==> 05-06 <==
==> flow/design.v <==
`timescale 1ns / 1ps
module addkeyancon(data_in,k1,k,data_out);
 input[63:0] data_in,k1,k;
 output[63:0] data_out;
 assign data_out = data_in ^ k1 ^ k;
endmodule
`timescale 1ns / 1ps
module linear_mprime(data_in,data_out);
	input [63:0] data_in;
	output [63:0] data_out;
	wire [31:0] ims;
    		  assign ims[0] = data_in[59] ^ data_in[55];
		  assign ims[1] = data_in[54] ^ data_in[50];		  
		  assign ims[2] = data_in[61] ^ data_in[49];
		  assign ims[3] = data_in[60] ^ data_in[56];
        assign data_out[63] = ims[0] ^ data_in[51];
        assign data_out[62] = data_in[62] ^ ims[1];
        assign data_out[61] = data_in[57] ^ ims[2];
        assign data_out[60] = ims[3] ^ data_in[52];
        assign data_out[59] = data_in[63] ^ ims[0];
        assign data_out[58] = data_in[58] ^ ims[1];
        assign data_out[57] = data_in[53] ^ ims[2];
        assign data_out[56] = ims[3] ^ data_in[48];
		  assign ims[4] = data_in[63] ^ data_in[51];
		  assign ims[5] = data_in[62] ^ data_in[58];		  
		  assign ims[6] = data_in[57] ^ data_in[53];
		  assign ims[7] = data_in[52] ^ data_in[48];
        assign data_out[55] = data_in[59] ^ ims[4];
        assign data_out[54] = ims[5] ^ data_in[54];
        assign data_out[53] = ims[6] ^ data_in[49];
        assign data_out[52] = data_in[60] ^ ims[7];
        assign data_out[51] = data_in[55] ^ ims[4];
        assign data_out[50] = ims[5] ^ data_in[50];
        assign data_out[49] = data_in[61] ^ ims[6];
        assign data_out[48] = data_in[56] ^ ims[7];
		  assign ims[8] = data_in[47] ^ data_in[43];
		  assign ims[9] = data_in[42] ^ data_in[38];		  
		  assign ims[10] = data_in[37] ^ data_in[33];
		  assign ims[11] = data_in[44] ^ data_in[32];
        assign data_out[47] = ims[8] ^ data_in[39];
        assign data_out[46] = ims[9] ^ data_in[34];
        assign data_out[45] = data_in[45] ^ ims[10];
        assign data_out[44] = ims[11] ^ data_in[40];
        assign data_out[43] = ims[8] ^ data_in[35];
        assign data_out[42] = data_in[46] ^ ims[9];
        assign data_out[41] = data_in[41] ^ ims[10];
        assign data_out[40] = ims[11] ^ data_in[36];
		  assign ims[12] = data_in[39] ^ data_in[35];
		  assign ims[13] = data_in[46] ^ data_in[34];		  
		  assign ims[14] = data_in[45] ^ data_in[41];
		  assign ims[15] = data_in[40] ^ data_in[36];
		  assign data_out[39] = data_in[47] ^ ims[12];
        assign data_out[38] = ims[13] ^ data_in[42];
        assign data_out[37] = ims[14] ^ data_in[37];
        assign data_out[36] = ims[15] ^ data_in[32];
        assign data_out[35] = data_in[43] ^ ims[12];
        assign data_out[34] = ims[13] ^ data_in[38];
        assign data_out[33] = ims[14] ^ data_in[33];
        assign data_out[32] = data_in[44] ^ ims[15];
		  assign ims[16] = data_in[31] ^ data_in[27];
		  assign ims[17] = data_in[26] ^ data_in[22];		  
		  assign ims[18] = data_in[21] ^ data_in[17];
		  assign ims[19] = data_in[28] ^ data_in[16];
        assign data_out[31] = ims[16] ^ data_in[23];
        assign data_out[30] = ims[17] ^ data_in[18];
        assign data_out[29] = data_in[29] ^ ims[18];
        assign data_out[28] = ims[19] ^ data_in[24];
        assign data_out[27] = ims[16] ^ data_in[19];
        assign data_out[26] = data_in[30] ^ ims[17];
        assign data_out[25] = data_in[25] ^ ims[18];
        assign data_out[24] = ims[19] ^ data_in[20];
		  assign ims[20] = data_in[23] ^ data_in[19];
		  assign ims[21] = data_in[30] ^ data_in[18];		  
		  assign ims[22] = data_in[29] ^ data_in[25];
		  assign ims[23] = data_in[24] ^ data_in[20];
        assign data_out[23] = data_in[31] ^ ims[20];
        assign data_out[22] = ims[21] ^ data_in[26];
        assign data_out[21] = ims[22] ^ data_in[21];
        assign data_out[20] = ims[23] ^ data_in[16];
        assign data_out[19] = data_in[27] ^ ims[20];
        assign data_out[18] = ims[21] ^ data_in[22];
        assign data_out[17] = ims[22] ^ data_in[17];
        assign data_out[16] = data_in[28] ^ ims[23];
		  assign ims[24] = data_in[11] ^ data_in[7];
		  assign ims[25] = data_in[6]  ^ data_in[2];		  
		  assign ims[26] = data_in[13] ^ data_in[1];
		  assign ims[27] = data_in[12] ^ data_in[8];
        assign data_out[15] = ims[24] ^ data_in[3];
        assign data_out[14] = data_in[14] ^ ims[25];
        assign data_out[13] = ims[26] ^ data_in[9];
        assign data_out[12] = ims[27] ^ data_in[4];
        assign data_out[11] = data_in[15] ^ ims[24];
        assign data_out[10] = data_in[10] ^ ims[25];
        assign data_out[9]  = ims[26] ^ data_in[5];
        assign data_out[8]  = ims[27] ^ data_in[0];
		  assign ims[28] = data_in[15] ^ data_in[3];
		  assign ims[29] = data_in[14] ^ data_in[10];		  
		  assign ims[30] = data_in[9] ^ data_in[5];
		  assign ims[31] = data_in[4] ^ data_in[0];
        assign data_out[7]  = ims[28] ^ data_in[11];
        assign data_out[6]  = ims[29] ^ data_in[6];
        assign data_out[5]  = ims[30] ^ data_in[1];
        assign data_out[4]  = data_in[12] ^ ims[31];
        assign data_out[3]  = ims[28] ^ data_in[7];
        assign data_out[2]  = ims[29] ^ data_in[2];
        assign data_out[1]  = ims[30] ^ data_in[13];
        assign data_out[0]  = data_in[8] ^ ims[31];
endmodule
`timescale 1ns / 1ps
module linear_m(data_in,data_out);
	input [63:0] data_in;
	output [63:0] data_out;
	wire [63:0] mp;
   linear_mprime mp1(data_in, mp);
	assign data_out[63:60] = mp[63:60];
	assign data_out[59:56] = mp[43:40];
	assign data_out[55:52] = mp[23:20];
	assign data_out[51:48] = mp[3:0];
	assign data_out[47:44] = mp[47:44];
	assign data_out[43:40] = mp[27:24];
	assign data_out[39:36] = mp[7:4];
	assign data_out[35:32] = mp[51:48];
	assign data_out[31:28] = mp[31:28];
	assign data_out[27:24] = mp[11:8];
	assign data_out[23:20] = mp[55:52];
	assign data_out[19:16] = mp[35:32];
	assign data_out[15:12] = mp[15:12];
	assign data_out[11:8]  = mp[59:56];
	assign data_out[7:4]   = mp[39:36];
	assign data_out[3:0]   = mp[19:16];
endmodule
`timescale 1ns / 1ps
module linear_m_inv(data_in,data_out);
	input [63:0] data_in;
	output [63:0] data_out;
	wire [63:0] mp;
	assign mp[63:60] = data_in[63:60];
	assign mp[59:56] = data_in[11:8];
	assign mp[55:52] = data_in[23:20];
	assign mp[51:48] = data_in[35:32];
	assign mp[47:44] = data_in[47:44];
	assign mp[43:40] = data_in[59:56];
	assign mp[39:36] = data_in[7:4];
	assign mp[35:32] = data_in[19:16];
	assign mp[31:28] = data_in[31:28];
	assign mp[27:24] = data_in[43:40];
	assign mp[23:20] = data_in[55:52];
	assign mp[19:16] = data_in[3:0];
	assign mp[15:12] = data_in[15:12];
	assign mp[11:8]  = data_in[27:24];
	assign mp[7:4]   = data_in[39:36];
	assign mp[3:0]   = data_in[51:48];
	linear_mprime mp0(mp,data_out);
endmodule
`timescale 1ns / 1ps
module prince_core(data_in,key,rc,data_out);
	input[63:0] data_in,key,rc;
	output [63:0] data_out;
	wire [63:0] sb_out,m_out,m_out0,xor_out;
	sbox s1(data_in,sb_out);
	linear_m m_0(sb_out,m_out);
	addkeyancon akc1(m_out,key,rc,data_out);
endmodule
module prince_core1(data_in,key,rc,data_out);
	input[63:0] data_in,key,rc;
	output [63:0] data_out;
	wire [63:0] m_out,xor_out;
	addkeyancon akc2(data_in,key,rc,xor_out);
	linear_m_inv m_1(xor_out,m_out);
	invsbox s1(m_out,data_out);
endmodule
module sbox(data_in,data_out);
	input [63:0] data_in;
	output [63:0] data_out;
	function [3:0] sb;
		input [3:0] x;
		case (x)
			4'h0: sb = 4'd11; 4'h1: sb = 4'd15; 4'h2: sb = 4'd3;  4'h3: sb = 4'd2;
			4'h4: sb = 4'd10; 4'h5: sb = 4'd12; 4'h6: sb = 4'd9;  4'h7: sb = 4'd1;
			4'h8: sb = 4'd6;  4'h9: sb = 4'd7;  4'ha: sb = 4'd8;  4'hb: sb = 4'd0;
			4'hc: sb = 4'd14; 4'hd: sb = 4'd5;  4'he: sb = 4'd13; default: sb = 4'd4;
		endcase
	endfunction
	assign data_out={
	  sb(data_in[63:60]),sb(data_in[59:56]),sb(data_in[55:52]),sb(data_in[51:48]),
	  sb(data_in[47:44]),sb(data_in[43:40]),sb(data_in[39:36]),sb(data_in[35:32]),
	  sb(data_in[31:28]),sb(data_in[27:24]),sb(data_in[23:20]),sb(data_in[19:16]),
	  sb(data_in[15:12]),sb(data_in[11: 8]),sb(data_in[ 7: 4]),sb(data_in[ 3: 0])
	};
endmodule
module invsbox(data_in,data_out);
	input [63:0] data_in;
	output [63:0] data_out;
	function [3:0] isb;
		input [3:0] x;
		case (x)
			4'h0: isb = 4'd11; 4'h1: isb = 4'd7;  4'h2: isb = 4'd3;  4'h3: isb = 4'd2;
			4'h4: isb = 4'd15; 4'h5: isb = 4'd13; 4'h6: isb = 4'd8;  4'h7: isb = 4'd9;
			4'h8: isb = 4'd10; 4'h9: isb = 4'd6;  4'ha: isb = 4'd4;  4'hb: isb = 4'd0;
			4'hc: isb = 4'd5;  4'hd: isb = 4'd14; 4'he: isb = 4'd12; default: isb = 4'd1;
		endcase
	endfunction
	assign data_out={
	  isb(data_in[63:60]),isb(data_in[59:56]),isb(data_in[55:52]),isb(data_in[51:48]),
	  isb(data_in[47:44]),isb(data_in[43:40]),isb(data_in[39:36]),isb(data_in[35:32]),
	  isb(data_in[31:28]),isb(data_in[27:24]),isb(data_in[23:20]),isb(data_in[19:16]),
	  isb(data_in[15:12]),isb(data_in[11: 8]),isb(data_in[ 7: 4]),isb(data_in[ 3: 0])
	};
endmodule
`timescale 1ns / 1ps
module prince_top(plaintext,key,ciphertext);
	input [63:0] plaintext;
	input [127:0] key;
	output [63:0] ciphertext;	
	wire [63:0] m[0:11],m1,m2,subkey;
	wire [63:0] ai[1:5];
	assign ai[1]=64'h13198A2E03707344;
	assign ai[2]=64'hA4093822299F31D0;
	assign ai[3]=64'h082EFA98EC4E6C89;
	assign ai[4]=64'h452821E638D01377;
	assign ai[5]=64'hBE5466CF34E90C6C;
	addkeyancon akc1(plaintext,key[127:64],key[63:0],m[0]);
	prince_core p001(m[0],key[63:0],ai[1],m[1]);
	prince_core p011(m[1],key[63:0],ai[2],m[2]);
	prince_core p021(m[2],key[63:0],ai[3],m[3]);
	prince_core p031(m[3],key[63:0],ai[4],m[4]);
	prince_core p041(m[4],key[63:0],ai[5],m[5]);
	sbox s1(m[5],m1);
	linear_mprime mm1(m1,m2);
	invsbox ss1(m2,m[6]);
	getk11 k11(key[63:0],subkey);
	prince_core1 p101(m[6],subkey,ai[5],m[7]);	
	prince_core1 p111(m[7],subkey,ai[4],m[8]);	
	prince_core1 p121(m[8],subkey,ai[3],m[9]);
	prince_core1 p131(m[9],subkey,ai[2],m[10]);
	prince_core1 p141(m[10],subkey,ai[1],m[11]);
   addkeyancon akc31(m[11],subkey,{key[64],key[127:66],key[65]^ key[127]},ciphertext);	
endmodule
module getk11(key,wk);
   input  [63:0] key;
   output [63:0] wk;
	assign wk = {~key[63:62],key[61:56],~key[55],key[54],~key[53],
		key[52],~key[51:50],key[49:46],~key[45],key[44],
		~key[43],key[42:41],~key[40:39],key[38],~key[37:36],
		key[35],~key[34:30],key[29:28],~key[27],key[26:25],
		~key[24],key[23],~key[22:18],key[17:15],~key[14],
		key[13],~key[12],key[11:8],~key[7:6],key[5],
		~key[4:2],key[1],~key[0]};
endmodule
module prince_enc (
    input  wire         clk,
    input  wire         rst,         
    input  wire         in_valid,
    output wire         in_ready,
    input  wire [63:0]  plaintext,
    input  wire [127:0] key,         
    output reg          out_valid,
    output reg  [63:0]  ciphertext
);
    reg         v1;
    reg [63:0]  pt_r;
    reg [127:0] key_r;
    wire [63:0] ct;
    assign in_ready = 1'b1;
    always @(posedge clk) begin
        if (rst) begin
            v1        <= 1'b0;
            out_valid <= 1'b0;
        end else begin
            v1        <= in_valid;
            out_valid <= v1;
        end
    end
    always @(posedge clk) begin
        if (in_valid) begin
            pt_r  <= plaintext;
            key_r <= key;
        end
        if (v1)
            ciphertext <= ct;
    end
    prince_top u_prince (
        .plaintext  (pt_r),
        .key        (key_r),
        .ciphertext (ct)
    );
endmodule
==> flow/run.sh <==
#!/bin/bash
# the make line also repeats each setting of config.mk as NAME=value (left out here)
make -C /OpenROAD-flow-scripts/flow DESIGN_CONFIG=/design/flow/config.mk WORK_HOME=/design/flow/orfs CLKGATE_MAP_FILE= finish
==> flow/config.mk <==
export PLATFORM = sky130hd
export DESIGN_NAME = prince_enc
export DESIGN_NICKNAME = prince_enc
export VERILOG_FILES = /design/flow/design.v
export SDC_FILE = /design/flow/constraint.sdc
export NUM_CORES = 4
export LEC_CHECK = 0
export CAP_MARGIN = 20
export CORE_MARGIN = 2
export CORE_UTILIZATION = 40
export PLACE_DENSITY = 0.6
export SLEW_MARGIN = 20
==> flow/constraint.sdc <==
create_clock -name core_clock -period 21.4 [get_ports {clk}]
set_input_delay 4.2800 -clock core_clock [delete_from_list [all_inputs] [get_ports {clk}]]
set_output_delay 4.2800 -clock core_clock [all_outputs]
set_load 0.01 [all_outputs]
==> 05-26 (differences from 05-06) <==
CORE_UTILIZATION = 57   (was 40)
PLACE_DENSITY = not set   (was 0.6)
SETUP_SLACK_MARGIN = -1.46   (was not set)
TNS_END_PERCENT = 5   (was not set)
==> flow/constraint.sdc (replaced) <==
create_clock -name core_clock -period 18.0 [get_ports {clk}]
set_input_delay 3.6000 -clock core_clock [delete_from_list [all_inputs] [get_ports {clk}]]
set_output_delay 3.6000 -clock core_clock [all_outputs]
set_load 0.01 [all_outputs]
==> 01-01 (differences from 05-06) <==
CORE_UTILIZATION = 66   (was 40)
PLACE_DENSITY = not set   (was 0.6)
==> flow/constraint.sdc (replaced) <==
create_clock -name core_clock -period 17.4 [get_ports {clk}]
set_input_delay 3.4800 -clock core_clock [delete_from_list [all_inputs] [get_ports {clk}]]
set_output_delay 3.4800 -clock core_clock [all_outputs]
set_load 0.01 [all_outputs]
==> 10-17 (differences from 05-06) <==
ABC_AREA = 1   (was not set)
CORE_UTILIZATION = 72   (was 40)
SETUP_SLACK_MARGIN = -1.22   (was not set)
==> flow/constraint.sdc (replaced) <==
create_clock -name core_clock -period 15.2 [get_ports {clk}]
set_input_delay 3.0400 -clock core_clock [delete_from_list [all_inputs] [get_ports {clk}]]
set_output_delay 3.0400 -clock core_clock [all_outputs]
set_load 0.01 [all_outputs]
==> impl_results.rst <==
Metrics
=======

.. list-table::
   :header-rows: 1

   * - Metric
     - Value
   * - Number of cells in the design after placement
     - 10602
   * - Cells after synthesis
     - 6636
   * - Failing step
     - clock tree synthesis
   * - Die Y
     - 314 µm
   * - Status
     - aborted with a tool error
   * - Error text reported by the tool
     - [ERROR DPL-0033] detailed placement checks failed during check placement.
Source of the figures above: 01-01

==> impl_results.rst <==
Flow metrics
------------

.. list-table::
   :header-rows: 1

   * - Metric
     - Value
   * - Reasons for failing layout checks
     - setup timing
   * - Cells after synthesis
     - 6636
   * - Post-placement setup slack
     - -868 ps
   * - Status
     - complete, but fails checks
   * - Final worst-path setup slack
     - -750 ps
   * - Delay contributed by the slowest stage of the critical path
     - 630 ps
   * - Number of cells in the design after placement
     - 10271
   * - Final number of setup-violating endpoints
     - 64
   * - Antenna violations before repair
     - 9
   * - R2R Path End
     - ciphertext[11]
   * - Iteration count of the initial detailed-routing pass
     - 7
   * - Synthesized-area fraction occupied by xor and xnor cells
     - 33.4%
Source of the figures above: 05-26

==> impl_results.rst <==
Flow metrics
------------

.. list-table::
   :header-rows: 1

   * - Metric
     - Value
   * - Setup TNS
     - 0 ps
   * - Die Y
     - 402 µm
   * - Remaining routing DRC violations
     - 0
   * - Seq/total area
     - 11.0%
   * - Status
     - no timing/DRC/antenna violations
   * - GR Layer Usage met2
     - 45.7%
   * - Number of cells in the design after placement
     - 9015
Source of the figures above: 05-06

==> impl_results.rst <==
Metrics
=======

.. list-table::
   :header-rows: 1

   * - Metric
     - Value
   * - Status
     - aborted with a tool error
   * - Failing step
     - global routing
   * - Error text reported by the tool
     - [ERROR GRT-0116] Global routing finished with congestion. Check the congestion regions in the DRC Viewer.
   * - Number of buffer cells added on primary ports
     - 259
   * - Die Y
     - 346 µm
   * - Distinct lib cells used
     - 53
   * - Synth async-reset ratio
     - 0%
   * - Half-perimeter wire length after placement
     - 345 mm
   * - Cells after synthesis
     - 16085
   * - Synthesis warning total
     - 4
   * - Number of cells in the design after placement
     - 19314
   * - Share of synthesized cell area in and-or and or-and compound cells
     - 0.966%
Source of the figures above: 10-17

